==> design/flow/design.v <==
`timescale 1ns / 1ps
module qtwosComp(
    input [N-2:0] a,
    output [2*N-1:0] b
    );
	reg [2*N-1:0] data;
	reg [2*N-1:0] flip;
	reg [2*N-1:0] out;
	parameter Q = 15;
	parameter N = 32;
	assign b = out;
	always @*
	begin
		data <= a;		 
	end
	always @*
	begin
		flip <= ~a;
	end
	always @*
	begin
		out <= flip + 1;
	end
endmodule
`timescale 1ns / 1ps
module qmult(
    input [N-1:0] a,
    input [N-1:0] b,
    output [N-1:0] c
    );
	wire [2*N-1:0] a_ext;
	wire [2*N-1:0] b_ext;
	wire [2*N-1:0] r_ext;
	reg [2*N-1:0] a_mult;
	reg [2*N-1:0] b_mult;
	reg [2*N-1:0] result;
	reg [N-1:0] retVal;
	parameter Q = 8;
	parameter N = 20;
	qtwosComp #(Q,N) comp_a (a[N-2:0], a_ext);
	qtwosComp #(Q,N) comp_b (b[N-2:0], b_ext);
	qtwosComp #(Q,N) comp_r (result[N-2+Q:Q], r_ext);
	assign c = retVal;
	always @*
	begin
		if(a[N-1] == 1)
			a_mult <= a_ext;
		else
			a_mult <= a;
		if(b[N-1] == 1)
			b_mult <= b_ext;
		else
			b_mult <= b;		
	end 
	always @*
	begin
		result <= a_mult * b_mult;
	end
	always @*
	begin		
		if((a[N-1] == 1 && b[N-1] == 0) || (a[N-1] == 0 && b[N-1] == 1)) begin
			retVal[N-1] <= 1;
			retVal[N-2:0] <= r_ext[N-2:0];
		end
		else begin
			retVal[N-1] <= 0;
			retVal[N-2:0] <= result[N-2+Q:Q];
		end
	end
endmodule
`timescale 1ns / 1ps
module qadd(
    input [N-1:0] a,
    input [N-1:0] b,
    output reg [N-1:0] c
    );
	parameter Q = 15;
	parameter N = 28;
reg [N-1:0] res;
always @* begin
    if ( res[N-2:0] == 0 )
        c = 0;
    else
        c = res;
end
always @*
begin
	if(a[N-1] == 1 && b[N-1] == 1) begin
		res[N-1] = 1;
		res[N-2:0] = a[N-2:0] + b[N-2:0];
	end
	else if(a[N-1] == 0 && b[N-1] == 0) begin
		res[N-1] = 0;
		res[N-2:0] = a[N-2:0] + b[N-2:0];
	end
	else if(a[N-1] == 0 && b[N-1] == 1) begin
		if(a[N-2:0] > b[N-2:0]) begin
			res[N-1] = 0;
			res[N-2:0] = a[N-2:0] - b[N-2:0];
		end
		else begin
			res[N-1] = 1;
		    res[N-2:0] = b[N-2:0] - a[N-2:0];
        end
	end
	else begin
        if(a[N-2:0] > b[N-2:0]) begin
            res[N-1] = 1;
            res[N-2:0] = a[N-2:0] - b[N-2:0];
        end
        else begin
            res[N-1] = 0;
            res[N-2:0] = b[N-2:0] - a[N-2:0];
        end
    end
end
endmodule
`timescale 1ns / 1ps
module negar(
    in,
    neg_in
    );
input logic [N-1:0] in;
output logic [N-1:0] neg_in;
parameter Q = 15;
parameter N = 28;    
logic [N-1:0] aux;
always_comb begin
    if ( in[N-1] == 1) begin
        neg_in[N-1] = 0; 
        neg_in[N-2:0] = in[N-2:0];
    end
    else begin
        neg_in[N-1] = 1;
        neg_in[N-2:0] = in[N-2:0];
    end
end
endmodule
`timescale 1ns / 1ps
module qdiv(
	input [N-1:0] dividend,
	input [N-1:0] divisor,
	input rst,
	input start,
	input clk,
	output reg [N-1:0] quotient_out,
	output complete
	);
	parameter Q = 8;
	parameter N = 20;
	reg [N-1:0] quotient;
	reg [N-1:0] dividend_copy;
	reg [2*(N-1)-1:0] divider_copy;
	reg [5:0] bitn; 
	reg done;
	always @* begin
	   if (dividend[N-2:0] == 0 )
	       quotient_out = 0;
       else
           quotient_out = quotient;
	end
	assign complete = done;
	always @( posedge clk ) 
	begin
		if( rst )
			done <= 1'b1;
		else if( done && start ) begin
			done <= 1'b0;
			bitn <= N+Q-2;
			quotient <= 0;
			dividend_copy <= {1'b0,dividend[N-2:0]};
			divider_copy[2*(N-1)-1] <= 0;
			divider_copy[2*(N-1)-2:N-2] <= divisor[N-2:0];
			divider_copy[N-3:0] <= 0;
			if((dividend[N-1] == 1 && divisor[N-1] == 0) || (dividend[N-1] == 0 && divisor[N-1] == 1))
				quotient[N-1] <= 1;
			else
				quotient[N-1] <= 0;
		end 
		else if(!done) begin
			if(dividend_copy >= divider_copy) begin
				dividend_copy <= dividend_copy - divider_copy;
				quotient[bitn] <= 1'b1;
			end
			divider_copy <= divider_copy >> 1;
			if(bitn == 0)
				done <= 1'b1;
			bitn <= bitn - 1;	
		end
	end
endmodule
`timescale 1ns / 1ps
module bits2temp1(
    clk,
    rst,
    start,
    yk,
    done,
    yT
    );
input wire clk;
input wire rst;
input wire start;
input wire [11:0] yk;
output reg done;
output reg [N-1:0] yT;
parameter Q = 15;
parameter N = 28;
localparam V = 163840;   
localparam inv_res_V = 40662109;  
localparam gain = 9863168;  
localparam c = 32932;  
localparam b = 6619300;   
localparam betha = 8511169;  
localparam dos = 65536;  
localparam S_IDLE = 3'd0;
localparam S_D1S  = 3'd1;
localparam S_D1W  = 3'd2;
localparam S_D2S  = 3'd3;
localparam S_D2W  = 3'd4;
localparam S_D3S  = 3'd5;
localparam S_D3W  = 3'd6;
reg [2:0] state;
reg [N-1:0] bits;
reg [N-1:0] Vg;
reg [N-1:0] gain_Vg;
wire st1 = (state == S_D1S);
wire st2 = (state == S_D2S);
wire st3 = (state == S_D3S);
wire done1, done2, done3;
wire [N-1:0] q_Vg;
qdiv #(Q,N) div_Vg (bits, inv_res_V, rst, st1, clk, q_Vg, done1);
wire [N-1:0] q_gain_Vg;
qdiv #(Q,N) div1 (gain, Vg, rst, st2, clk, q_gain_Vg, done2);
wire [N-1:0] V_gain_Vg;
qmult #(Q,N) mult1 (V, gain_Vg, V_gain_Vg);
wire [N-1:0] neg_V_gain_Vg;
negar #(Q,N) neg2 (V_gain_Vg,neg_V_gain_Vg);
wire [N-1:0] den;
qadd #(Q,N) sum1 ( neg_V_gain_Vg, c, den);
wire [N-1:0] num;
negar #(Q,N) neg1 (b,num);
wire [N-1:0]  aux1;
qdiv #(Q,N) div2 (num, den, rst, st3, clk, aux1, done3);
wire [N-1:0] t_o;
qmult #(Q,N) mult2 (betha, aux1, t_o);
always @(posedge clk) begin
    done <= 1'b0;
    if (rst) begin
        state <= S_IDLE;
    end
    else begin
        case (state)
        S_IDLE: if (start) begin
                    bits <= {1'b0, (yk == 0) ? 12'd1 : yk, {Q{1'b0}}};
                    state <= S_D1S;
                end
        S_D1S:  state <= S_D1W;
        S_D1W:  if (done1) begin
                    Vg <= q_Vg;
                    state <= S_D2S;
                end
        S_D2S:  state <= S_D2W;
        S_D2W:  if (done2) begin
                    gain_Vg <= q_gain_Vg;
                    state <= S_D3S;
                end
        S_D3S:  state <= S_D3W;
        S_D3W:  if (done3) begin
                    yT <= t_o;
                    done <= 1'b1;
                    state <= S_IDLE;
                end
        default: state <= S_IDLE;
        endcase
    end
end
endmodule
`timescale 1ns / 1ps
module lowpass_filter(
    clk,
    rst,
    start,
    yT,
    yT_filt
    );
input logic clk;
input logic rst;
input logic start;
input logic [N-1:0] yT;
output logic [N-1:0] yT_filt;
parameter Q = 15; 
parameter N = 28;
localparam offset = 0;
localparam neg_a1 = 64567; 
localparam a2 = 31813;
localparam a3 = 0; 
localparam a4 = 0;
localparam a5 = 0; 
localparam b0 = 4;
localparam b1 = 7;
localparam b2 = 4;
localparam b3 = 0;
localparam b4 = 0;
localparam b5 = 0;
logic [N-1:0] a1; 
negar #(Q,N) neg0 (neg_a1,a1);
logic [N-1:0] y0; 
logic [N-1:0] y1; 
logic [N-1:0] y2; 
logic [N-1:0] y3;
logic [N-1:0] y4; 
logic [N-1:0] y5;
logic [N-1:0] u1;  
logic [N-1:0] u2;  
logic [N-1:0] u3;  
logic [N-1:0] u4;  
logic [N-1:0] u5; 
always_ff @(posedge clk) begin
    if (rst) begin
        y5 <= 0;
        y4 <= 0;
        y3 <= 0;
        y2 <= 0;
        y1 <= 0;
        y0 <= 0;
        u5 <= 0;
        u4 <= 0;
        u3 <= 0;
        u2 <= 0;
        u1 <= 0;
    end
    else if (start) begin
        y5 <= y4;
        y4 <= y3;
        y3 <= y2;
        y2 <= y1; 
        y1 <= y0;
        y0 <= yT;
        u5 <= u4; 
        u4 <= u3; 
        u3 <= u2;
        u2 <= u1;
        u1 <=  u0 + offset;
    end
end
logic [N-1:0] yb0; 
qmult #(Q,N) multb0 (b0, y0, yb0);
logic [N-1:0] yb1; 
qmult #(Q,N) multb1 (b1, y1, yb1);
logic [N-1:0] yb2; 
qmult #(Q,N) multb2 (b2, y2, yb2);
logic [N-1:0] yb3; 
qmult #(Q,N) multb3 (b3, y3, yb3);
logic [N-1:0] yb4; 
qmult #(Q,N) multb4 (b4, y4, yb4);
logic [N-1:0] yb5; 
qmult #(Q,N) multb5 (b5, y5, yb5);
logic [N-1:0] auxb0;  
qadd #(Q,N) sumb0 (yb0, yb1, auxb0);
logic [N-1:0] auxb1;  
qadd #(Q,N) sumb1 (yb2, yb3, auxb1);
logic [N-1:0] auxb2;  
qadd #(Q,N) sumb2 (yb4, yb5, auxb2);
logic [N-1:0] auxb3;  
qadd #(Q,N) sumb3 (auxb0, auxb1, auxb3);
logic [N-1:0] yb;  
qadd #(Q,N) sumb (auxb2, auxb3, yb);
logic [N-1:0] ua1; 
qmult #(Q,N) multa1 (a1, u1, ua1);
logic [N-1:0] ua2; 
qmult #(Q,N) multa2 (a2, u2, ua2);
logic [N-1:0] ua3; 
qmult #(Q,N) multa3 (a3, u3, ua3);
logic [N-1:0] ua4; 
qmult #(Q,N) multa4 (a4, u4, ua4);
logic [N-1:0] ua5; 
qmult #(Q,N) multa5 (a5, u5, ua5);
logic [N-1:0] auxa1;  
qadd #(Q,N) suma1 (ua1, ua2, auxa1);
logic [N-1:0] auxa2;  
qadd #(Q,N) suma2 (ua3, ua4, auxa2);
logic [N-1:0] auxa3;  
qadd #(Q,N) suma3 (auxa1, auxa2, auxa3);
logic [N-1:0] ua;  
qadd #(Q,N) suma (auxa3, ua5, ua);
logic [N-1:0] ya; 
negar #(Q,N) nega (ua,ya);
logic [N-1:0] u0;  
qadd #(Q,N) sum_ab (yb, ya, u0);
always_ff @(posedge clk) begin
    yT_filt <= u0; 
end
endmodule
`timescale 1ns / 1ps
module pt100_temp (
    input  wire        clk,
    input  wire        rst,
    input  wire        in_valid,
    output wire        in_ready,
    input  wire [11:0] yk,
    output wire        out_valid,
    output wire [27:0] temp,
    output wire [27:0] temp_filt,
    output wire        alarm
    );
parameter Q = 15;
parameter N = 28;
localparam HT = 2457600;  
localparam T_IDLE = 2'd0;
localparam T_CONV = 2'd1;
localparam T_FILT = 2'd2;
localparam T_OUT  = 2'd3;
reg [1:0] tstate;
reg alarm_r;
wire conv_done;
wire [N-1:0] yT;
assign in_ready  = (tstate == T_IDLE);
assign out_valid = (tstate == T_OUT);
assign temp      = yT;
assign alarm     = alarm_r;
wire accept = in_valid && in_ready;
bits2temp1 #(Q,N) conv (
    .clk(clk), .rst(rst), .start(accept), .yk(yk), .done(conv_done), .yT(yT));
lowpass_filter #(Q,N) filt (
    .clk(clk), .rst(rst), .start(conv_done), .yT(yT), .yT_filt(temp_filt));
always @(posedge clk) begin
    if (conv_done)
        alarm_r <= (yT > HT);
end
always @(posedge clk) begin
    if (rst)
        tstate <= T_IDLE;
    else begin
        case (tstate)
        T_IDLE: if (accept) tstate <= T_CONV;
        T_CONV: if (conv_done) tstate <= T_FILT;
        T_FILT: tstate <= T_OUT;
        T_OUT:  tstate <= T_IDLE;
        endcase
    end
end
endmodule
==> design/flow/run.sh <==
#!/bin/bash
# the make line also repeats each setting of config.mk as NAME=value (left out here)
make -C /OpenROAD-flow-scripts/flow DESIGN_CONFIG=/design/flow/config.mk WORK_HOME=/design/flow/orfs CLKGATE_MAP_FILE= finish
==> design/flow/config.mk <==
export PLATFORM = sky130hd
export DESIGN_NAME = pt100_temp
export DESIGN_NICKNAME = pt100_temp
export VERILOG_FILES = /design/flow/design.v
export SDC_FILE = /design/flow/constraint.sdc
export NUM_CORES = 4
export LEC_CHECK = 0
export ABC_AREA = 1
export CAP_MARGIN = 20
export CORE_MARGIN = 2
export CORE_UTILIZATION = 72
export MAX_ROUTING_LAYER = met4
export PLACE_DENSITY = 0.65
export SETUP_SLACK_MARGIN = -1.08
export SLEW_MARGIN = 20
==> design/flow/constraint.sdc <==
create_clock -name core_clock -period 15.2 [get_ports {clk}]
set_input_delay 3.0400 -clock core_clock [delete_from_list [all_inputs] [get_ports {clk}]]
set_output_delay 3.0400 -clock core_clock [all_outputs]
set_load 0.01 [all_outputs]
==> out/summary.log, run 1 <==
INFO  power          total_combinational_power=855uW
INFO  floorplan      fp_util=72.6%
INFO  setup_path     cp-end-kind=flip-flop
INFO  routing        vias_per_cell=6.22
INFO  job            warnings=274
INFO  setup_path     critical_path.reg2reg.endpoint=filt.u1[27]
INFO  cells_and_area area_growth=12.5%
INFO  min_path       whs_endpoint=tstate[3]
INFO  power          total_switching_power=1.39mW
INFO  timing         timing.fmax=61.0MHz
INFO  cells_and_area sequential_cell_area=17000squm
INFO  yosys          synth_flops=628
INFO  clock_tree     clk_pin_slew_worst_paths=70ps
INFO  setup_path     timing.setup.critical_path_class=reg2reg
INFO  timing         final-max-slew-violation-count=0
INFO  yosys          post_synth_design_cell_area=87200squm
INFO  floorplan      cell_rows=127
INFO  placed_design  dp_hpwl=230mm
INFO  run_status     violations=negative setup slack
INFO  grt            grt_util_all_layers=47.4%
INFO  clock_tree     tritoncts=done
INFO  clock_tree     worstSkewPairLatency=690ps
INFO  power          power.density=46.4nW/um^2
INFO  routing        detailedRoute.firstPassIterationCount=12
INFO  floorplan      top_level_ports=74
INFO  power          switching_share=30.4%
INFO  setup_path     crit_path_max_fanout=7
INFO  timing         clock_skew=38.1ps
INFO  yosys          xor_share=6.07%
INFO  timing         report.final.setup_viol=54
INFO  yosys          async_flop_share=0%
INFO  floorplan      fp.dieW=352um
INFO  power          comb_power_share=18.8%
INFO  grt            grt_max_degree=93
INFO  yosys          synth_top_cell_by_count=sky130_fd_sc_hd__nand2_1
INFO  yosys          synth.area.top_cells=sky130_fd_sc_hd__ha_1, sky130_fd_sc_hd__edfxtp_1, sky130_fd_sc_hd__fa_1
INFO  placed_design  routability_driven_placement_congestion_ratio=1.17
INFO  yosys          common_cells=sky130_fd_sc_hd__nand2_1, sky130_fd_sc_hd__inv_1, sky130_fd_sc_hd__ha_1
INFO  grt            globalRouteOverflowTotal=0
INFO  timing         finalWorstSetupSlack=-1190ps
INFO  setup_path     r2r.worst_path.cells=99
INFO  timing         timing.max_slew.rel_slack=28.1%
INFO  job            drv.max_cap_violation_count=0
INFO  cells_and_area area_used_by_multi_input_combinational_logic=61100squm
INFO  setup_path     cp_top_family=simple AND/OR/NAND/NOR gates
INFO  yosys          ys.warnings.count=25
INFO  yosys          yosys.stat.seqShare=19.5%
INFO  yosys          simple_logic_cell_fraction_of_the_synthesized_area=22.4%
INFO  clock_tree     clock-sinks=628
INFO  floorplan      placeableCoreArea=120000squm
INFO  grt            grt_first_pass_wirelength=459mm
INFO  min_path       timing.hold.worst.class=reg2reg
INFO  floorplan      die_height=352um
INFO  timing         min_period=16390ps
INFO  cells_and_area fin_nets=14300
INFO  timing         final_hold_viol_count=0
INFO  run_status     run_status=failed layout checks
INFO  placed_design  port_buffers=73
INFO  routing        detail_route.wirelength=301mm
INFO  min_path       worst_hold_depth=2
INFO  yosys          yosys.area_share.aoi=10.9%
INFO  floorplan      die-area=124000squm
INFO  timing         timing_worst_slew_pin_value=1080ps
INFO  setup_path     timing.critical_path.arrival=16940ps
INFO  setup_path     timing.critical_path.buf_inv=22
INFO  yosys          synthMuxAreaShare=0.115%
INFO  clock_tree     cts.path.max_buffers=3
INFO  cells_and_area final-instance-count-excl-fill=14300
INFO  power          clock_power_share=39.5%
INFO  yosys          synthesis.instances=11900
INFO  timing         timing.final.crit_share=108%
INFO  grt            number_of_antenna_violations_at_the_first_check_in_global_routing=7
INFO  setup_path     setup.worst_path.end=filt.u1[27]
INFO  routing        ant_nets=0
INFO  setup_path     setup.reg_to_reg.worst_slack=-1190ps
INFO  routing        drt_iter0_markers=12200
INFO  power          power.clock.total=1.80mW
INFO  yosys          synthAdderAreaFrac=29.4%
INFO  setup_path     crit_start=filt.u1[0]
INFO  power          power.static_leakage=52.8nW
INFO  setup_path     cp_data_required_time=15740ps
INFO  yosys          synth_cell_types=70
INFO  setup_path     critical-path-slowest-cell=sky130_fd_sc_hd__fa_1
INFO  setup_path     startpoint_type=flip-flop
INFO  setup_path     critPathMaxStageDelay=570ps
INFO  clock_tree     root_buffer=sky130_fd_sc_hd__clkbuf_16
INFO  clock_tree     cts_buffers=67
INFO  setup_path     cp_num_cells=99
INFO  yosys          ys_area=87200squm
INFO  power          power.share.sequential=41.7%
INFO  timing         rsz0062_at_grt=true
INFO  cells_and_area post_layout_util=81.7%
INFO  routing        post_drt_wl_per_cell=21.0um
INFO  routing        drcViolationCount=0
INFO  clock_tree     cts_htree_levels=3
INFO  placed_design  place.detailed.instances=14100
INFO  yosys          ys_cells=11900
INFO  setup_path     r2r-start=filt.u1[0]
INFO  min_path       startpoint_of_the_tightest_hold_check_path=tstate[1]
INFO  grt            first_global_vias=87700
INFO  yosys          post_synth_tally_of_flip_flops_with_integrated_enable=441
INFO  yosys          primary_ff_master_synth=sky130_fd_sc_hd__edfxtp_1
INFO  yosys          synth_area_per_cell=7.33squm
INFO  setup_path     path_common_cell=sky130_fd_sc_hd__nand2_1
INFO  yosys          synthDominantCellAreaShare=15.6%
INFO  power          worst_voltage_drop_across_the_vdd_grid=136uV
INFO  routing        vias=88800
INFO  power          p_int=3.17mW
INFO  power          top_power_group=registers
INFO  yosys          top_logic_kind=adder cells
INFO  cells_and_area filler_cell_count=7561
INFO  timing         hold-worst-slack=444ps
INFO  power          seq_power=1.90mW
INFO  yosys          post_synthesis_cell_type_with_the_largest_combined_area=sky130_fd_sc_hd__ha_1
per-layer routing:
metal	global-route usage (%)	up-vias	part of all wire (%)
met5	-	-	0
met2	74.3	6728	45
met1	56.1	40800	35
met4	27.8	0	7.9
li1	-	39200	-
met3	10.6	2060	13
cell type report:
class / instances / share of cell area (%)
inverters: 2414 / 9.25
repair buffers: 842 / 6.72
multi-input cells: 8650 / 62.2
repair inverters: 1 / 0.00892
clock inverters: 40 / 0.512
clock buffers: 84 / 1.88
flip-flops and latches: 628 / 17.3
diodes: 8 / 0.0204
well taps: 1612 / 2.05
stage by stage:
stage | cell area (sq um) | setup WS, ps | setup TNS (ps) | power (mW)
6_report | 98200 | -1190 | -39000 | 4.56
5_1_grt | 98200 | -1990 | -81650 | 4.65
4_1_cts | 97100 | -1040 | -30810 | 4.48
3_5_place_dp | 94700 | -1080 | -34850 | 2.72
3_3_place_gp | 94700 | -235 | -444 | 2.70
2_1_floorplan | 87400 | 225 | 0 | 2.36
what timing repair did:
action                                  CTS  global route
hold buffers                              0             0
endpoints found under the setup margin    2            54
gates cloned                              0             7
resized                                   4           185
setup buffers                             0            23
pin swaps                                 0            35
==> run 2, diff against run 1 <==
ABC_AREA = not set   (was 1)
CORE_UTILIZATION = 19   (was 72)
MAX_ROUTING_LAYER = not set   (was met4)
PLACE_DENSITY = 0.6   (was 0.65)
SETUP_SLACK_MARGIN = not set   (was -1.08)
clock period = 37.3 ns   (was 15.2 ns; I/O delays follow)
==> out/summary.log, run 2 <==
INFO  run_status     run_status=complete, no violations
INFO  timing         final-max-slew-violation-count=0 [unchanged]
INFO  clock_tree     clk_pin_slew_worst_paths=70ps [about the same]
INFO  timing         clock_skew=99.3ps [+61.2 ps]
INFO  power          seq_power=758uW [-60%]
INFO  cells_and_area fin_nets=11300 [-21%]
INFO  yosys          common_cells=sky130_fd_sc_hd__inv_1, sky130_fd_sc_hd__ha_1, sky130_fd_sc_hd__nor2_1
INFO  timing         timing_worst_slew_pin_value=1080ps [-0.192 ps]
INFO  setup_path     path_common_cell=sky130_fd_sc_hd__o21ai_0
INFO  timing         timing.max_slew.rel_slack=26.3% [-1.8 points]
INFO  yosys          primary_ff_master_synth=sky130_fd_sc_hd__edfxtp_1
INFO  min_path       timing.hold.worst.class=reg2reg
INFO  yosys          synthDominantCellAreaShare=16.3% [+0.71 points]
INFO  grt            grt_first_pass_wirelength=365mm [-20%]
INFO  clock_tree     cts_repair_resize_count=0 [-4]
INFO  setup_path     timing.setup.critical_path_class=reg2reg
INFO  setup_path     startpoint_type=flip-flop
INFO  power          finalPower=1.67mW [-63%]
INFO  power          clock_power_share=46.6% [+7.1 points]
INFO  routing        detailedRoute.firstPassIterationCount=8 [-4]
INFO  floorplan      fp_util=19.1% [-54 points]
INFO  setup_path     cp_data_required_time=37830ps [+22090 ps]
INFO  timing         rsz0062_at_grt=false
INFO  yosys          post_synth_tally_of_flip_flops_with_integrated_enable=441 [unchanged]
INFO  setup_path     cp_top_family=AND-OR/OR-AND gates
INFO  yosys          synthMuxAreaShare=3.07% [+3.0 points]
INFO  routing        ant_nets=0 [unchanged]
INFO  clock_tree     cts_buffers=71 [+6.0%]
INFO  power          p_int=1.24mW [-61%]
INFO  floorplan      cell_rows=243 [+91%]
INFO  clock_tree     number_of_hold_buffers_added_after_cts=0 [unchanged]
INFO  yosys          top_logic_kind=adder cells
INFO  clock_tree     worstSkewPairLatency=710ps [+20 ps]
INFO  yosys          synth_flops=628 [unchanged]
INFO  power          power.density=17.8nW/um^2 [-62%]
INFO  setup_path     critPathMaxStageDelay=690ps [+120 ps]
INFO  power          total_switching_power=430uW [-69%]
INFO  routing        top_layer=met4
INFO  timing         min_period=21510ps [+5120 ps]
INFO  min_path       startpoint_of_the_tightest_hold_check_path=conv.div1.quotient[25]
INFO  placed_design  routability_driven_placement_congestion_ratio=0.904 [-22%]
INFO  setup_path     r2r-start=filt.u1[0]
INFO  timing         finalSetupTns=0ps [+39000 ps]
INFO  setup_path     crit_path_max_fanout=20 [+13]
INFO  yosys          synth_cell_types=114 [+63%]
INFO  placed_design  port_buffers=73 [unchanged]
INFO  setup_path     timing.critical_path.arrival=22040ps [+5100 ps]
INFO  yosys          simple_logic_cell_fraction_of_the_synthesized_area=15.8% [-6.5 points]
INFO  timing         final_hold_viol_count=0 [unchanged]
INFO  yosys          async_flop_share=0% [unchanged]
INFO  yosys          synthesis.instances=9671 [-19%]
INFO  clock_tree     root_buffer=sky130_fd_sc_hd__clkbuf_16
INFO  yosys          synth_top_cell_by_count=sky130_fd_sc_hd__inv_1
INFO  clock_tree     post-cts-setup-buffers=0 [unchanged]
INFO  cells_and_area post_layout_util=21.3% [-60 points]
INFO  setup_path     timing.critical_path.buf_inv=6 [-73%]
INFO  power          power.static_leakage=42.1nW [-20%]
INFO  clock_tree     cts.path.max_buffers=3 [unchanged]
INFO  yosys          ys.warnings.count=25 [unchanged]
INFO  routing        wl_met3=8.52mm [-77%]
INFO  setup_path     setup.worst_path.end=filt.u1[27]
INFO  job            drv.max_cap_violation_count=0 [unchanged]
INFO  yosys          synth_area_per_cell=8.63squm [+18%]
INFO  grt            grt_max_degree=83 [-11%]
INFO  placed_design  dp_hpwl=186mm [-19%]
INFO  grt            grt_util_all_layers=10.0% [-37 points]
INFO  clock_tree     cts_htree_levels=3 [unchanged]
INFO  setup_path     setup.reg_to_reg.worst_slack=15790ps [+16980 ps]
INFO  power          comb_power_share=7.9% [-11 points]
INFO  routing        drcViolationCount=0 [unchanged]
INFO  yosys          ys_area=83500squm [-4.3%]
INFO  grt            first_global_vias=65000 [-26%]
INFO  routing        vias=66500 [-25%]
INFO  grt            globalRouteOverflowTotal=0 [unchanged]
INFO  yosys          post_synth_design_cell_area=83500squm [-4.3%]
INFO  min_path       worst_hold_depth=0 [-2]
INFO  floorplan      placeableCoreArea=438000squm [+260%]
INFO  routing        met2WireLength=109mm [-19%]
INFO  power          total_combinational_power=132uW [-85%]
INFO  setup_path     critical_path.reg2reg.endpoint=filt.u1[27]
INFO  yosys          yosys.area_share.aoi=15.1% [+4.2 points]
INFO  routing        vias_per_cell=4.32 [-30%]
INFO  placed_design  place.detailed.instances=15300 [+8.0%]
INFO  yosys          synth.area.top_cells=sky130_fd_sc_hd__ha_1, sky130_fd_sc_hd__edfxtp_1, sky130_fd_sc_hd__fa_1
INFO  setup_path     cp-end-kind=flip-flop
INFO  routing        drt_iter0_markers=5042 [-59%]
INFO  cells_and_area final-instance-count-excl-fill=15400 [+7.8%]
INFO  clock_tree     tritoncts=done
INFO  floorplan      die_height=667um [+89%]
INFO  timing         timing.final.crit_share=57.7% [-50 points]
INFO  power          worst_voltage_drop_across_the_vdd_grid=35.3uV [-74%]
INFO  yosys          yosys.stat.seqShare=20.4% [+0.88 points]
INFO  timing         timing.fmax=46.5MHz [-24%]
INFO  power          power.share.sequential=45.5% [+3.8 points]
INFO  power          top_power_group=the clock network
INFO  routing        drt-met1-wl=106mm [+0.69%]
INFO  setup_path     crit_start=filt.u1[0]
INFO  setup_path     critical-path-slowest-cell=sky130_fd_sc_hd__o311ai_0
INFO  timing         report.final.setup_viol=0 [-100%]
INFO  grt            number_of_antenna_violations_at_the_first_check_in_global_routing=2 [-5]
INFO  job            warnings=271 [-1.1%]
INFO  power          power.clock.total=777uW [-57%]
INFO  clock_tree     clock-sinks=628 [unchanged]
INFO  floorplan      die-area=445000squm [+260%]
INFO  cells_and_area area_growth=11.9%
INFO  floorplan      top_level_ports=74 [unchanged]
INFO  floorplan      fp.dieW=667um [+89%]
INFO  yosys          xor_share=6.72% [+0.64 points]
INFO  setup_path     r2r.worst_path.cells=79 [-20%]
INFO  min_path       whs_endpoint=conv.gain_Vg[25]
INFO  routing        post_drt_wl_per_cell=14.8um [-30%]
INFO  power          switching_share=25.8% [-4.6 points]
INFO  yosys          synthAdderAreaFrac=30.8% [+1.3 points]
INFO  yosys          post_synthesis_cell_type_with_the_largest_combined_area=sky130_fd_sc_hd__ha_1
INFO  setup_path     cp_num_cells=79 [-20%]
INFO  yosys          ys_cells=9671 [-19%]
INFO  routing        detail_route.wirelength=228mm [-24%]
## run 2: per-layer routing
layer	track usage, %	up-vias
li1	-	32800
met4	1.94	0
met3	0.960	229
met5	0	-
met2	17.2	1311
met1	13.6	32200
## run 2: cell type report
class                   count  area, sq um
repair buffers            153         1330
fillers                 48300       344000
multi-input cells        7294        60000
clock buffers              80         1850
diodes                      1         2.50
well taps                5757         7200
flip-flops and latches    628        17000
inverters                1427         5360
clock inverters            51          732
## run 2: metrics by stage
stage                     hold slack, ps  instance area [sq um]  setup slack, ps
after global routing                 450                  93400            13950
after floorplan                      414                  83600            18620
final                                420                  93400            15790
after detailed placement             435                  90800            16160
after global placement               431                  90800            16450
after CTS                            416                  93400            16140
==> run 3, diff against run 2 <==
ABC_AREA = 1   (was not set)
CORE_UTILIZATION = 66   (was 19)
PLACE_DENSITY = not set   (was 0.6)
PLACE_DENSITY_LB_ADDON = 0.01   (was not set)
clock period = 14.4 ns   (was 37.3 ns; I/O delays follow)
==> out/summary.log, run 3 <==
INFO  run_status     run_status=did not finish
INFO  run_status     stage_at_which_the_flow_ended=5_1_grt
INFO  run_status     firstError=[ERROR GRT-0232] Routing congestion too high. Check the congestion heatmap in the GUI.
INFO  yosys          yosys.area_share.aoi=10.9% [-4.2 points]
INFO  floorplan      die-area=135000squm [-70%]
INFO  yosys          async_flop_share=0% [unchanged]
INFO  floorplan      fp.dieW=368um [-45%]
INFO  floorplan      fp_util=66.4% [+47 points]
INFO  placed_design  placedInstanceArea=101000squm [+11%]
INFO  grt            globalRouteOverflowTotal=403
INFO  yosys          ys_area=87200squm [+4.5%]
INFO  yosys          primary_ff_master_synth=sky130_fd_sc_hd__edfxtp_1
INFO  yosys          xor_share=6.07% [-0.64 points]
INFO  yosys          post_synth_tally_of_flip_flops_with_integrated_enable=441 [unchanged]
INFO  clock_tree     clock-sinks=628 [unchanged]
INFO  placed_design  dp_hpwl=253mm [+36%]
INFO  yosys          synthesis.instances=11900 [+23%]
INFO  yosys          synthDominantCellAreaShare=15.6% [-0.71 points]
INFO  grt            grt_util_all_layers=66.3%
INFO  yosys          simple_logic_cell_fraction_of_the_synthesized_area=22.4% [+6.5 points]
INFO  clock_tree     cts.path.max_buffers=3 [unchanged]
INFO  yosys          post_synthesis_cell_type_with_the_largest_combined_area=sky130_fd_sc_hd__ha_1
INFO  floorplan      die_height=368um [-45%]
INFO  yosys          ys_cells=11900 [+23%]
INFO  yosys          synth_flops=628 [unchanged]
INFO  yosys          synth_area_per_cell=7.33squm [-15%]
INFO  placed_design  setup_slack_placement=-1590ps [-17750 ps]
INFO  yosys          post_synth_design_cell_area=87200squm [+4.5%]
INFO  clock_tree     cts_buffers=61 [-14%]
INFO  clock_tree     root_buffer=sky130_fd_sc_hd__clkbuf_16
INFO  yosys          common_cells=sky130_fd_sc_hd__nand2_1, sky130_fd_sc_hd__inv_1, sky130_fd_sc_hd__ha_1
INFO  floorplan      cell_rows=133 [-45%]
INFO  placed_design  port_buffers=73 [unchanged]
INFO  clock_tree     cts_htree_levels=2 [-1]
INFO  yosys          top_logic_kind=adder cells
INFO  yosys          synth_top_cell_by_count=sky130_fd_sc_hd__nand2_1
INFO  clock_tree     number_of_hold_buffers_added_after_cts=0 [unchanged]
INFO  yosys          synthMuxAreaShare=0.115% [-3.0 points]
INFO  yosys          ys.warnings.count=25 [unchanged]
INFO  placed_design  routability_driven_placement_congestion_ratio=1.07 [+18%]
INFO  yosys          yosys.stat.seqShare=19.5% [-0.88 points]
INFO  floorplan      top_level_ports=74 [unchanged]
INFO  yosys          synth_cell_types=70 [-39%]
INFO  yosys          synth.area.top_cells=sky130_fd_sc_hd__ha_1, sky130_fd_sc_hd__edfxtp_1, sky130_fd_sc_hd__fa_1
INFO  yosys          synthAdderAreaFrac=29.4% [-1.3 points]
INFO  placed_design  place.detailed.instances=15000 [-1.5%]
INFO  floorplan      placeableCoreArea=131000squm [-70%]
-- run 3: timing repair --
item / in CTS
endpoints found under the setup margin: 54
hold endpoints to repair: 0
gates resized: 407
cloned: 3
pin swaps: 231
buffers inserted: 158
-- run 3: metal layers --
metal / GRT usage (%) / GRT overflow
met5: 30.5 / 11
met4: 51.0 / 105
met3: 45.8 / 40
met2: 86.5 / 203
met1: 71.4 / 44
==> run 4, diff against run 3 <==
ABC_AREA = not set   (was 1)
CELL_PAD_IN_SITES_DETAIL_PLACEMENT = 2   (was not set)
CORE_ASPECT_RATIO = 1.63   (was not set)
CORE_MARGIN = 9   (was 2)
CORE_UTILIZATION = 15   (was 66)
CTS_CLUSTER_DIAMETER = 170   (was not set)
CTS_CLUSTER_SIZE = 25   (was not set)
GPL_ROUTABILITY_DRIVEN = 1   (was not set)
MIN_ROUTING_LAYER = met2   (was not set)
PLACE_DENSITY_LB_ADDON = 0.08   (was 0.01)
SETUP_SLACK_MARGIN = 4.27   (was not set)
SLEW_MARGIN = 30   (was 20)
TNS_END_PERCENT = 100   (was not set)
clock period = 14.7 ns   (was 14.4 ns; I/O delays follow)
==> out/summary.log, run 4 <==
INFO  min_path       worst_hold_depth=0
INFO  yosys          top_logic_kind=adder cells
INFO  power          total_combinational_power=597uW
INFO  power          total_switching_power=1.16mW
INFO  cells_and_area fin_nets=13600
INFO  routing        vias_per_cell=5.60
INFO  timing         min_period=18260ps
INFO  setup_path     timing.critical_path.arrival=18920ps
INFO  yosys          synthDominantCellAreaShare=16.3% [+0.71 points]
INFO  clock_tree     cts_htree_levels=2 [unchanged]
INFO  power          p_int=2.65mW
INFO  clock_tree     cts_buffers=35 [-43%]
INFO  timing         final_hold_viol_count=0
INFO  yosys          synthesis.instances=9671 [-19%]
INFO  yosys          yosys.area_share.aoi=15.1% [+4.2 points]
INFO  floorplan      cell_rows=349 [+160%]
INFO  floorplan      fp.dieW=602um [+64%]
INFO  routing        drcViolationCount=0
INFO  setup_path     critical-path-slowest-cell=sky130_fd_sc_hd__fa_1
INFO  routing        drt_iter0_markers=12000
INFO  min_path       whs_endpoint=conv.gain_Vg[13]
INFO  yosys          ys_area=83500squm [-4.3%]
INFO  min_path       startpoint_of_the_tightest_hold_check_path=conv.div1.quotient[13]
INFO  power          seq_power=1.92mW
INFO  power          power.density=32.9nW/um^2
INFO  routing        detailedRoute.firstPassIterationCount=6
INFO  yosys          synth_cell_types=114 [+63%]
INFO  yosys          primary_ff_master_synth=sky130_fd_sc_hd__edfxtp_1
INFO  setup_path     r2r.worst_path.cells=86
INFO  routing        post_drt_wl_per_cell=21.8um
INFO  floorplan      placeableCoreArea=554000squm [+320%]
INFO  setup_path     crit_path_max_fanout=7
INFO  power          power.static_leakage=53.9nW
INFO  timing         finalWorstSetupSlack=-3560ps
INFO  placed_design  place.detailed.instances=19000 [+26%]
INFO  yosys          synthAdderAreaFrac=30.8% [+1.3 points]
INFO  routing        top_layer=met5
INFO  placed_design  setup_slack_placement=-5150ps [-3560 ps]
INFO  cells_and_area area_growth=38.5%
INFO  min_path       timing.hold.worst.class=reg2reg
INFO  floorplan      die_height=970um [+160%]
INFO  clock_tree     root_buffer=sky130_fd_sc_hd__clkbuf_16
INFO  yosys          post_synth_tally_of_flip_flops_with_integrated_enable=441 [unchanged]
INFO  setup_path     timing.critical_path.buf_inv=11
INFO  grt            grt_max_degree=79
INFO  setup_path     setup.worst_path.end=filt.u1[27]
INFO  setup_path     r2r-start=filt.u1[0]
INFO  timing         final-max-slew-violation-count=0
INFO  setup_path     crit_start=filt.u1[0]
INFO  power          switching_share=30.4%
INFO  power          comb_power_share=15.7%
INFO  clock_tree     tritoncts=done
INFO  routing        met2WireLength=266mm
INFO  setup_path     path_common_cell=sky130_fd_sc_hd__o21ai_2
INFO  yosys          synthMuxAreaShare=3.07% [+3.0 points]
INFO  clock_tree     worstSkewPairLatency=800ps
INFO  power          top_power_group=registers
INFO  setup_path     cp_num_cells=86
INFO  grt            grt_util_all_layers=21.3%
INFO  yosys          synth_flops=628 [unchanged]
INFO  setup_path     timing.setup.critical_path_class=reg2reg
INFO  job            warnings=275
INFO  yosys          synth_top_cell_by_count=sky130_fd_sc_hd__inv_1
INFO  clock_tree     clk_pin_slew_worst_paths=120ps
INFO  routing        ant_nets=0
INFO  cells_and_area post_layout_util=20.9%
INFO  routing        detail_route.wirelength=421mm
INFO  yosys          async_flop_share=0% [unchanged]
INFO  timing         timing.final.crit_share=124%
INFO  placed_design  placedInstanceArea=109000squm [+8.7%]
INFO  cells_and_area filler_cell_count=63700
INFO  placed_design  dp_hpwl=343mm [+36%]
INFO  run_status     run_status=failed layout checks
INFO  setup_path     critical_path.reg2reg.endpoint=filt.u1[27]
INFO  grt            first_global_vias=132000
INFO  clock_tree     cts.path.max_buffers=3 [unchanged]
INFO  timing         timing.fmax=54.8MHz
INFO  setup_path     cp_data_required_time=15360ps
INFO  setup_path     startpoint_type=flip-flop
INFO  timing         finalSetupTns=-159560ps
INFO  yosys          ys.warnings.count=25 [unchanged]
INFO  yosys          synth.area.top_cells=sky130_fd_sc_hd__ha_1, sky130_fd_sc_hd__edfxtp_1, sky130_fd_sc_hd__fa_1
INFO  floorplan      top_level_ports=74 [unchanged]
INFO  clock_tree     number_of_hold_buffers_added_after_cts=0 [unchanged]
INFO  yosys          synth_area_per_cell=8.63squm [+18%]
INFO  timing         report.final.setup_viol=54
INFO  setup_path     cp_top_family=simple AND/OR/NAND/NOR gates
INFO  timing         clock_skew=84.5ps
INFO  timing         timing.max_slew.rel_slack=36.0%
INFO  job            drv.max_cap_violation_count=0
INFO  routing        wl_met3=137mm
INFO  yosys          post_synth_design_cell_area=83500squm [-4.3%]
INFO  power          power.share.sequential=50.5%
INFO  yosys          simple_logic_cell_fraction_of_the_synthesized_area=15.8% [-6.5 points]
INFO  cells_and_area final-instance-count-excl-fill=19300
INFO  timing         rsz0062_at_grt=true
INFO  grt            grt_first_pass_wirelength=615mm
INFO  routing        vias=108000
INFO  power          worst_voltage_drop_across_the_vdd_grid=75.0uV
INFO  power          clock_power_share=33.8%
INFO  power          power.clock.total=1.29mW
INFO  grt            globalRouteOverflowTotal=0
INFO  clock_tree     clock-sinks=628 [unchanged]
INFO  setup_path     critPathMaxStageDelay=550ps
INFO  setup_path     cp-end-kind=flip-flop
INFO  setup_path     setup.reg_to_reg.worst_slack=-3560ps
INFO  cells_and_area layout.cell_area.non_filler=116000squm
INFO  yosys          xor_share=6.72% [+0.64 points]
INFO  yosys          post_synthesis_cell_type_with_the_largest_combined_area=sky130_fd_sc_hd__ha_1
INFO  placed_design  routability_driven_placement_congestion_ratio=0.901 [-16%]
INFO  yosys          common_cells=sky130_fd_sc_hd__inv_1, sky130_fd_sc_hd__ha_1, sky130_fd_sc_hd__nor2_1
INFO  routing        drt-met1-wl=0um
INFO  grt            number_of_antenna_violations_at_the_first_check_in_global_routing=1
INFO  yosys          ys_cells=9671 [-19%]
INFO  placed_design  port_buffers=73 [unchanged]
INFO  timing         timing_worst_slew_pin_value=958ps
INFO  floorplan      fp_util=15.1% [-51 points]
INFO  run_status     violations=negative setup slack
INFO  yosys          yosys.stat.seqShare=20.4% [+0.88 points]
INFO  floorplan      die-area=584000squm [+330%]
run 4: final cells by class:
| cell class | instances | area, sq um | share of cell area [%] |
|---|---|---|---|
| Timing Repair Buffer | 2472 | 19600 | 16.9 |
| Inverter | 1427 | 5370 | 4.65 |
| Multi-Input combinational cell | 7294 | 63300 | 54.7 |
| Sequential cell | 628 | 17000 | 14.7 |
| Tap cell | 7371 | 9220 | 7.98 |
| Clock buffer | 52 | 940 | 0.813 |
| Clock inverter | 11 | 193 | 0.167 |
| Antenna cell | 26 | 65.1 | 0.0563 |
run 4: timing repair:
action,CTS,global route
pin swaps,121,229
endpoints found under the setup margin,65,68
gates resized,303,354
cloned,1,1
setup buffers,110,99
run 4: layer usage:
| layer | global-route usage, % | up-vias |
|---|---|---|
| met5 | 0.545 | - |
| met4 | 1.78 | 12 |
| met3 | 23.0 | 1493 |
| met2 | 31.5 | 31100 |
| met1 | - | 38400 |
| li1 | - | 37100 |
run 4: metrics by stage:
step	power, mW	hold slack (ps)
global placement	2.47	433
CTS	3.88	433
floorplan	2.19	414
global route	4.00	462
detailed placement	2.48	437
finish	3.81	421
==> run 5, diff against run 4 <==
ABC_AREA = 1   (was not set)
CELL_PAD_IN_SITES_DETAIL_PLACEMENT = not set   (was 2)
CORE_ASPECT_RATIO = not set   (was 1.63)
CORE_MARGIN = 2   (was 9)
CORE_UTILIZATION = 65   (was 15)
CTS_CLUSTER_DIAMETER = 210   (was 170)
CTS_CLUSTER_SIZE = not set   (was 25)
GPL_ROUTABILITY_DRIVEN = not set   (was 1)
MIN_ROUTING_LAYER = not set   (was met2)
PLACE_DENSITY = 0.6   (was not set)
PLACE_DENSITY_LB_ADDON = not set   (was 0.08)
SETUP_SLACK_MARGIN = not set   (was 4.27)
SLEW_MARGIN = 20   (was 30)
TNS_END_PERCENT = not set   (was 100)
clock period = 15.9 ns   (was 14.7 ns; I/O delays follow)
==> out/summary.log, run 5 <==
INFO  run_status     run_status=failed layout checks
INFO  run_status     violations=negative setup slack
INFO  power          finalPower=4.31mW [+13%]
INFO  yosys          ys_area=87200squm [+4.5%]
INFO  min_path       timing.hold.worst.class=reg2reg
INFO  clock_tree     root_buffer=sky130_fd_sc_hd__clkbuf_16
INFO  routing        vias=86400 [-20%]
INFO  yosys          post_synth_tally_of_flip_flops_with_integrated_enable=441 [unchanged]
INFO  power          total_switching_power=1.28mW [+11%]
INFO  cells_and_area area_growth=12.0%
INFO  floorplan      fp_util=65.4% [+50 points]
INFO  yosys          simple_logic_cell_fraction_of_the_synthesized_area=22.4% [+6.5 points]
INFO  routing        detailedRoute.firstPassIterationCount=12 [+6]
INFO  yosys          synth.area.top_cells=sky130_fd_sc_hd__ha_1, sky130_fd_sc_hd__edfxtp_1, sky130_fd_sc_hd__fa_1
INFO  routing        post_drt_wl_per_cell=21.4um [-2.1%]
INFO  yosys          synthDominantCellAreaShare=15.6% [-0.71 points]
INFO  routing        drt_iter0_markers=10600 [-11%]
INFO  placed_design  place.detailed.instances=14000 [-26%]
INFO  yosys          common_cells=sky130_fd_sc_hd__nand2_1, sky130_fd_sc_hd__inv_1, sky130_fd_sc_hd__ha_1
INFO  timing         min_period=16370ps [-1890 ps]
INFO  setup_path     path_common_cell=sky130_fd_sc_hd__nand2_1
INFO  timing         timing.max_slew.rel_slack=26.8% [-9.1 points]
INFO  yosys          synthesis.instances=11900 [+23%]
INFO  timing         report.final.setup_viol=45 [-17%]
INFO  yosys          xor_share=6.07% [-0.64 points]
INFO  grt            grt_max_degree=98 [+24%]
INFO  timing         final-max-slew-violation-count=0 [unchanged]
INFO  power          switching_share=29.8% [-0.56 points]
INFO  timing         finalWorstSetupSlack=-470ps [+3090 ps]
INFO  setup_path     setup.worst_path.end=filt.u1[27]
INFO  cells_and_area sequential_cell_area=17000squm [-0.11%]
INFO  setup_path     cp_num_cells=98 [+14%]
INFO  placed_design  routability_driven_placement_congestion_ratio=1.10 [+22%]
INFO  setup_path     timing.setup.critical_path_class=reg2reg
INFO  job            warnings=274 [-0.36%]
INFO  setup_path     timing.critical_path.buf_inv=20 [+9]
INFO  cells_and_area area_used_by_multi_input_combinational_logic=62300squm [-1.6%]
INFO  clock_tree     cts_htree_levels=3 [+1]
INFO  clock_tree     clk_pin_slew_worst_paths=70ps [-50 ps]
INFO  clock_tree     clock-sinks=628 [unchanged]
INFO  setup_path     cp_top_family=simple AND/OR/NAND/NOR gates
INFO  yosys          post_synth_design_cell_area=87200squm [+4.5%]
INFO  yosys          synth_area_per_cell=7.33squm [-15%]
INFO  yosys          synth_cell_types=70 [-39%]
INFO  timing         hold-worst-slack=418ps [-3.24 ps]
INFO  setup_path     r2r-start=filt.u1[2]
INFO  routing        vias_per_cell=6.09 [+8.8%]
INFO  setup_path     timing.critical_path.arrival=16930ps [-1990 ps]
INFO  yosys          synth_top_cell_by_count=sky130_fd_sc_hd__nand2_1
INFO  yosys          primary_ff_master_synth=sky130_fd_sc_hd__edfxtp_1
INFO  routing        detail_route.wirelength=303mm [-28%]
INFO  power          clock_power_share=38.5% [+4.7 points]
INFO  min_path       whs_endpoint=tstate[3]
INFO  cells_and_area filler_cell_count=9524 [-85%]
INFO  routing        drcViolationCount=0 [unchanged]
INFO  min_path       startpoint_of_the_tightest_hold_check_path=tstate[1]
INFO  routing        drt-met1-wl=114mm [+114 mm]
INFO  floorplan      placeableCoreArea=133000squm [-76%]
INFO  clock_tree     cts.path.max_buffers=3 [unchanged]
INFO  cells_and_area final-instance-count-excl-fill=14200 [-26%]
INFO  yosys          yosys.stat.seqShare=19.5% [-0.88 points]
INFO  yosys          yosys.area_share.aoi=10.9% [-4.2 points]
INFO  timing         clock_skew=39.5ps [-45.1 ps]
INFO  timing         timing_worst_slew_pin_value=1090ps [+135 ps]
INFO  placed_design  port_buffers=73 [unchanged]
INFO  setup_path     critical_path.reg2reg.endpoint=filt.u1[27]
INFO  cells_and_area fin_nets=14100 [+3.7%]
INFO  power          top_power_group=registers
INFO  yosys          synthMuxAreaShare=0.115% [-3.0 points]
INFO  floorplan      fp.dieW=370um [-39%]
INFO  grt            grt_util_all_layers=41.6% [+20 points]
INFO  setup_path     cp_data_required_time=16460ps [+1100 ps]
INFO  power          power.density=44.1nW/um^2 [+34%]
INFO  yosys          post_synthesis_cell_type_with_the_largest_combined_area=sky130_fd_sc_hd__ha_1
INFO  power          comb_power_share=19.2% [+3.5 points]
INFO  power          worst_voltage_drop_across_the_vdd_grid=138uV [+84%]
INFO  timing         timing.fmax=61.1MHz [+12%]
INFO  grt            grt_first_pass_wirelength=453mm [-26%]
INFO  clock_tree     cts_buffers=66 [+89%]
INFO  yosys          synth_flops=628 [unchanged]
INFO  yosys          ys_cells=11900 [+23%]
INFO  routing        wl_met3=31.6mm [-77%]
INFO  floorplan      top_level_ports=74 [unchanged]
INFO  setup_path     cp-end-kind=flip-flop
INFO  setup_path     r2r.worst_path.cells=98 [+14%]
INFO  routing        met2WireLength=139mm [-48%]
INFO  setup_path     crit_start=filt.u1[2]
INFO  clock_tree     worstSkewPairLatency=690ps [-110 ps]
INFO  floorplan      cell_rows=134 [-62%]
INFO  yosys          synthAdderAreaFrac=29.4% [-1.3 points]
INFO  yosys          async_flop_share=0% [unchanged]
INFO  yosys          ys.warnings.count=25 [unchanged]
INFO  routing        top_layer=met5
INFO  setup_path     setup.reg_to_reg.worst_slack=-470ps [+3090 ps]
INFO  yosys          top_logic_kind=adder cells
INFO  power          seq_power=1.82mW [-5%]
INFO  min_path       worst_hold_depth=2 [+2]
INFO  job            drv.max_cap_violation_count=0 [unchanged]
INFO  timing         timing.final.crit_share=103% [-21 points]
INFO  placed_design  dp_hpwl=233mm [-32%]
INFO  floorplan      die_height=370um [-62%]
INFO  clock_tree     tritoncts=done
INFO  setup_path     startpoint_type=flip-flop
INFO  setup_path     critPathMaxStageDelay=1070ps [+520 ps]
INFO  power          total_combinational_power=829uW [+39%]
INFO  grt            globalRouteOverflowTotal=0 [unchanged]
INFO  grt            number_of_antenna_violations_at_the_first_check_in_global_routing=9 [+8]
INFO  setup_path     critical-path-slowest-cell=sky130_fd_sc_hd__fa_1
INFO  power          p_int=3.02mW [+14%]
INFO  grt            first_global_vias=84000 [-36%]
INFO  power          power.clock.total=1.66mW [+29%]
INFO  power          power.share.sequential=42.3% [-8.2 points]
INFO  routing        ant_nets=0 [unchanged]
INFO  floorplan      die-area=137000squm [-77%]
INFO  setup_path     crit_path_max_fanout=7 [unchanged]
INFO  power          power.static_leakage=51.8nW [-4.0%]
INFO  timing         final_hold_viol_count=0 [unchanged]
==> run 5: layout make-up <==
cell class | count | area share, %
antenna | 3 | 0.00768
clock buffer | 84 | 1.82
clock inverter | 36 | 0.473
inverter | 2414 | 9.31
multi-input combinational | 8649 | 63.7
sequential | 628 | 17.4
tap | 1768 | 2.26
timing repair buffer | 598 | 5.01
==> run 5: timing repair <==
item                                    in CTS  in global routing
endpoints found under the setup margin      14                 54
gates resized                               15                473
gates cloned                                 0                  9
hold buffers                                 0                  0
setup buffers                                2                 69
pin swaps                                    1                165
==> run 5: per-stage QoR <==
| step | worst slack (ps) | instance area [sq um] | util, % | setup TNS [ps] |
|---|---|---|---|---|
| floorplan | 925 | 87400 | - | 0 |
| global placement | 117 | 92600 | 69.5 | 0 |
| detailed placement | -280 | 92600 | 69.5 | -667 |
| CTS | 1.34 | 95000 | 71.2 | 0 |
| global route | -1080 | 97700 | 73.3 | -38380 |
| finish | -470 | 97700 | 73.3 | -7060 |
==> run 5: per-layer routing <==
layer  track usage, %  vias to the layer above
met1             53.0                    40500
met2             69.5                     5713
met3             7.07                     1508
li1                 -                    38700
met4             18.3                       14
met5                0                        -
==> run 6, diff against run 5 <==
CORE_UTILIZATION = 69   (was 65)
CTS_CLUSTER_DIAMETER = not set   (was 210)
CTS_CLUSTER_SIZE = 98   (was not set)
clock period = 17.7 ns   (was 15.9 ns; I/O delays follow)
==> out/summary.log, run 6 <==
INFO  power          top_power_group=registers
INFO  yosys          post_synth_design_cell_area=87200squm [unchanged]
INFO  power          finalPower=3.76mW [-13%]
INFO  timing         report.final.setup_viol=0 [-100%]
INFO  power          switching_share=29.2% [-0.64 points]
INFO  setup_path     crit_start=filt.u1[0]
INFO  yosys          async_flop_share=0% [unchanged]
INFO  cells_and_area area_growth=6.46%
INFO  placed_design  routability_driven_placement_congestion_ratio=1.11 [+1.1%]
INFO  setup_path     setup.worst_path.end=filt.u1[27]
INFO  cells_and_area post_layout_util=74.0% [+0.66 points]
INFO  clock_tree     worstSkewPairLatency=690ps [about the same]
INFO  yosys          post_synthesis_cell_type_with_the_largest_combined_area=sky130_fd_sc_hd__ha_1
INFO  timing         min_period=16810ps [+439 ps]
INFO  timing         timing_worst_slew_pin_value=1090ps [+1.55 ps]
INFO  timing         clock_skew=46.2ps [+6.77 ps]
INFO  yosys          ys_cells=11900 [unchanged]
INFO  power          p_int=2.66mW [-12%]
INFO  setup_path     critical_path.reg2reg.endpoint=filt.u1[27]
INFO  routing        ant_nets=0 [unchanged]
INFO  placed_design  setup_slack_placement=402ps [+681 ps]
INFO  yosys          synth_top_cell_by_count=sky130_fd_sc_hd__nand2_1
INFO  grt            first_global_vias=81400 [-3.1%]
INFO  floorplan      placeableCoreArea=126000squm [-5.8%]
INFO  grt            number_of_antenna_violations_at_the_first_check_in_global_routing=4 [-5]
INFO  clock_tree     clock-sinks=628 [unchanged]
INFO  routing        detailedRoute.firstPassIterationCount=9 [-3]
INFO  routing        drcViolationCount=0 [unchanged]
INFO  power          clock_power_share=40.5% [+2.0 points]
INFO  grt            globalRouteOverflowTotal=0 [unchanged]
INFO  min_path       timing.hold.worst.class=reg2reg
INFO  setup_path     timing.setup.critical_path_class=reg2reg
INFO  floorplan      fp_util=69.5% [+4.0 points]
INFO  yosys          common_cells=sky130_fd_sc_hd__nand2_1, sky130_fd_sc_hd__inv_1, sky130_fd_sc_hd__ha_1
INFO  cells_and_area sequential_cell_area=17000squm [about the same]
INFO  yosys          post_synth_tally_of_flip_flops_with_integrated_enable=441 [unchanged]
INFO  clock_tree     cts_htree_levels=3 [unchanged]
INFO  setup_path     critical-path-slowest-cell=sky130_fd_sc_hd__fa_1
INFO  min_path       whs_endpoint=tstate[3]
INFO  power          worst_voltage_drop_across_the_vdd_grid=86.2uV [-37%]
INFO  yosys          synth_flops=628 [unchanged]
INFO  yosys          yosys.area_share.aoi=10.9% [unchanged]
INFO  setup_path     startpoint_type=flip-flop
INFO  yosys          ys_area=87200squm [unchanged]
INFO  clock_tree     number_of_hold_buffers_added_after_cts=0 [unchanged]
INFO  job            drv.max_cap_violation_count=0 [unchanged]
INFO  yosys          synthesis.instances=11900 [unchanged]
INFO  yosys          synth.area.top_cells=sky130_fd_sc_hd__ha_1, sky130_fd_sc_hd__edfxtp_1, sky130_fd_sc_hd__fa_1
INFO  floorplan      top_level_ports=74 [unchanged]
INFO  setup_path     setup.reg_to_reg.worst_slack=890ps [+1360 ps]
INFO  setup_path     cp_data_required_time=18270ps [+1810 ps]
INFO  setup_path     critPathMaxStageDelay=550ps [-520 ps]
INFO  yosys          primary_ff_master_synth=sky130_fd_sc_hd__edfxtp_1
INFO  setup_path     r2r.worst_path.cells=94 [-4.1%]
INFO  timing         final-max-slew-violation-count=0 [unchanged]
INFO  timing         timing.fmax=59.5MHz [-2.6%]
INFO  job            warnings=278 [+1.5%]
INFO  power          total_combinational_power=594uW [-28%]
INFO  min_path       worst_hold_depth=2 [unchanged]
INFO  setup_path     cp_top_family=simple AND/OR/NAND/NOR gates
INFO  power          power.static_leakage=49.6nW [-4.2%]
INFO  yosys          yosys.stat.seqShare=19.5% [unchanged]
INFO  cells_and_area fin_nets=13700 [-2.8%]
INFO  setup_path     timing.critical_path.buf_inv=16 [-20%]
INFO  grt            grt_max_degree=103 [+5.1%]
INFO  clock_tree     cts_buffers=67 [+1.5%]
INFO  run_status     run_status=complete, no violations
INFO  floorplan      die-area=129000squm [-5.7%]
INFO  min_path       startpoint_of_the_tightest_hold_check_path=tstate[1]
INFO  routing        vias_per_cell=5.98 [-1.9%]
INFO  placed_design  dp_hpwl=219mm [-5.9%]
INFO  setup_path     r2r-start=filt.u1[0]
INFO  yosys          ys.warnings.count=25 [unchanged]
INFO  cells_and_area layout.cell_area.non_filler=92900squm [-4.9%]
INFO  yosys          synth_cell_types=70 [unchanged]
INFO  power          power.density=40.5nW/um^2 [-8.2%]
INFO  yosys          simple_logic_cell_fraction_of_the_synthesized_area=22.4% [unchanged]
INFO  timing         finalWorstSetupSlack=891ps [+1360 ps]
INFO  yosys          synthDominantCellAreaShare=15.6% [unchanged]
INFO  timing         final_hold_viol_count=0 [unchanged]
INFO  grt            grt_first_pass_wirelength=429mm [-5.2%]
INFO  grt            grt_util_all_layers=41.3% [-0.33 points]
INFO  routing        detail_route.wirelength=270mm [-11%]
INFO  setup_path     cp-end-kind=flip-flop
INFO  clock_tree     cts.path.max_buffers=3 [unchanged]
INFO  power          comb_power_share=15.8% [-3.4 points]
INFO  setup_path     path_common_cell=sky130_fd_sc_hd__nand2_1
INFO  routing        drt_iter0_markers=9411 [-12%]
INFO  power          seq_power=1.64mW [-10%]
INFO  setup_path     cp_num_cells=94 [-4.1%]
INFO  power          power.clock.total=1.52mW [-8%]
INFO  clock_tree     tritoncts=done
INFO  routing        post_drt_wl_per_cell=19.8um [-7.5%]
INFO  placed_design  port_buffers=73 [unchanged]
INFO  routing        vias=81800 [-5.4%]
INFO  setup_path     crit_path_max_fanout=22 [+15]
INFO  timing         finalSetupTns=0ps [+7060 ps]
INFO  timing         timing.final.crit_share=95.0% [-8.0 points]
INFO  yosys          xor_share=6.07% [unchanged]
INFO  clock_tree     root_buffer=sky130_fd_sc_hd__clkbuf_16
INFO  floorplan      fp.dieW=360um [-2.9%]
INFO  yosys          synthMuxAreaShare=0.115% [unchanged]
INFO  power          total_switching_power=1.10mW [-15%]
INFO  setup_path     timing.critical_path.arrival=17380ps [+450 ps]
INFO  floorplan      die_height=360um [-2.9%]
INFO  yosys          top_logic_kind=adder cells
INFO  clock_tree     clk_pin_slew_worst_paths=60ps [about the same]
INFO  placed_design  placedInstanceArea=90000squm [-2.8%]
INFO  yosys          synth_area_per_cell=7.33squm [unchanged]
INFO  timing         timing.max_slew.rel_slack=27.1% [+0.24 points]
INFO  cells_and_area area_used_by_multi_input_combinational_logic=60600squm [-2.7%]
INFO  cells_and_area filler_cell_count=9439 [-0.89%]
INFO  power          power.share.sequential=43.7% [+1.4 points]
INFO  floorplan      cell_rows=130 [-3.0%]
INFO  yosys          synthAdderAreaFrac=29.4% [unchanged]
-- run 6: through the flow --
stage               instances  hold slack (ps)
global placement        13500              406
finish                  13700              417
global route            13700              436
floorplan               11900              388
CTS                     13700              413
detailed placement      13500              402
-- run 6: cell type report --
| cell class | count | share of cell area [%] |
|---|---|---|
| diodes | 1 | 0.00269 |
| clock buffers | 81 | 1.95 |
| clock inverters | 41 | 0.602 |
| inverters | 2414 | 9.77 |
| multi-input cells | 8647 | 65.2 |
| flip-flops and latches | 628 | 18.3 |
| well taps | 1650 | 2.22 |
| repair buffers | 212 | 1.92 |
-- run 6: layer usage --
| metal | GRT usage, % | routed length, um | part of all wire, % |
|---|---|---|---|
| met4 | 16.4 | 12400 | 4.6 |
| met2 | 67.6 | 123000 | 46 |
| met1 | 53.6 | 105000 | 39 |
| met5 | 0 | 46 | 0.017 |
| met3 | 8.66 | 29100 | 11 |
-- run 6: timing repair --
| action | CTS | global route |
|---|---|---|
| buffers inserted | 0 | 14 |
| resized | 0 | 79 |
| endpoints found under the setup margin | 0 | 54 |
==> run 7, diff against run 6 <==
ABC_AREA = not set   (was 1)
CORE_UTILIZATION = 65   (was 69)
CTS_CLUSTER_DIAMETER = 170   (was not set)
CTS_CLUSTER_SIZE = 61   (was 98)
GPL_ROUTABILITY_DRIVEN = 1   (was not set)
MIN_ROUTING_LAYER = met1   (was not set)
PLACE_DENSITY = not set   (was 0.6)
SETUP_SLACK_MARGIN = 0.26   (was not set)
SLEW_MARGIN = 35   (was 20)
clock period = 6.64 ns   (was 17.7 ns; I/O delays follow)
==> out/summary.log, run 7 <==
INFO  yosys          synth.area.top_cells=sky130_fd_sc_hd__ha_1, sky130_fd_sc_hd__edfxtp_1, sky130_fd_sc_hd__fa_1
INFO  yosys          post_synth_tally_of_flip_flops_with_integrated_enable=441 [unchanged]
INFO  run_status     stage_at_which_the_flow_ended=5_1_grt
INFO  floorplan      die_height=362um [+0.77%]
INFO  yosys          xor_share=6.72% [+0.64 points]
INFO  run_status     firstError=[ERROR GRT-0232] Routing congestion too high. Check the congestion heatmap in the GUI.
INFO  placed_design  dp_hpwl=236mm [+7.7%]
INFO  yosys          yosys.stat.seqShare=20.4% [+0.88 points]
INFO  yosys          post_synthesis_cell_type_with_the_largest_combined_area=sky130_fd_sc_hd__ha_1
INFO  clock_tree     cts_htree_levels=1 [-2]
INFO  floorplan      fp.dieW=362um [+0.77%]
INFO  yosys          common_cells=sky130_fd_sc_hd__inv_1, sky130_fd_sc_hd__ha_1, sky130_fd_sc_hd__nor2_1
INFO  yosys          async_flop_share=0% [unchanged]
INFO  yosys          top_logic_kind=adder cells
INFO  yosys          simple_logic_cell_fraction_of_the_synthesized_area=15.8% [-6.5 points]
INFO  yosys          synth_flops=628 [unchanged]
INFO  yosys          synth_cell_types=114 [+63%]
INFO  placed_design  routability_driven_placement_congestion_ratio=1.08 [-2.8%]
INFO  yosys          synthMuxAreaShare=3.07% [+3.0 points]
INFO  yosys          synth_area_per_cell=8.63squm [+18%]
INFO  yosys          synth_top_cell_by_count=sky130_fd_sc_hd__inv_1
INFO  floorplan      cell_rows=131 [+0.77%]
INFO  yosys          synthesis.instances=9671 [-19%]
INFO  floorplan      top_level_ports=74 [unchanged]
INFO  clock_tree     cts.path.max_buffers=3 [unchanged]
INFO  placed_design  placedInstanceArea=106000squm [+18%]
INFO  grt            grt_util_all_layers=63.5%
INFO  clock_tree     cts_buffers=16 [-76%]
INFO  yosys          primary_ff_master_synth=sky130_fd_sc_hd__edfxtp_1
INFO  yosys          synthAdderAreaFrac=30.8% [+1.3 points]
INFO  yosys          ys_cells=9671 [-19%]
INFO  yosys          yosys.area_share.aoi=15.1% [+4.2 points]
INFO  floorplan      fp_util=65.4% [-4.0 points]
INFO  clock_tree     root_buffer=sky130_fd_sc_hd__clkbuf_16
INFO  placed_design  port_buffers=73 [unchanged]
INFO  floorplan      die-area=131000squm [+1.5%]
INFO  grt            globalRouteOverflowTotal=73
INFO  run_status     run_status=did not finish
INFO  yosys          synthDominantCellAreaShare=16.3% [+0.71 points]
INFO  yosys          post_synth_design_cell_area=83500squm [-4.3%]
INFO  floorplan      placeableCoreArea=128000squm [+1.6%]
INFO  yosys          ys.warnings.count=25 [unchanged]
INFO  clock_tree     number_of_hold_buffers_added_after_cts=0 [unchanged]
INFO  clock_tree     clock-sinks=628 [unchanged]
INFO  yosys          ys_area=83500squm [-4.3%]
## run 7: per-layer routing
layer / GRT usage (%) / GRT overflow
met5: 23.5 / 0
met4: 61.1 / 34
met3: 38.9 / 11
met2: 86.9 / 26
met1: 64.1 / 2
## run 7: repair_timing
item,in CTS
setup buffers,94
gates cloned,1
endpoints found under the setup margin,165
hold endpoints to repair,0
gates resized,247
pin swaps,82
## run 7: metrics by stage
stage	setup slack, ps	util [%]	std cells	hold slack, ps
2_1_floorplan	-9780	-	9705	414
4_1_cts	-10590	85.1	13800	458
3_5_place_dp	-11250	83.1	13700	427
3_3_place_gp	-10730	83.1	13700	426
Power and IR drop assume default switching activity.
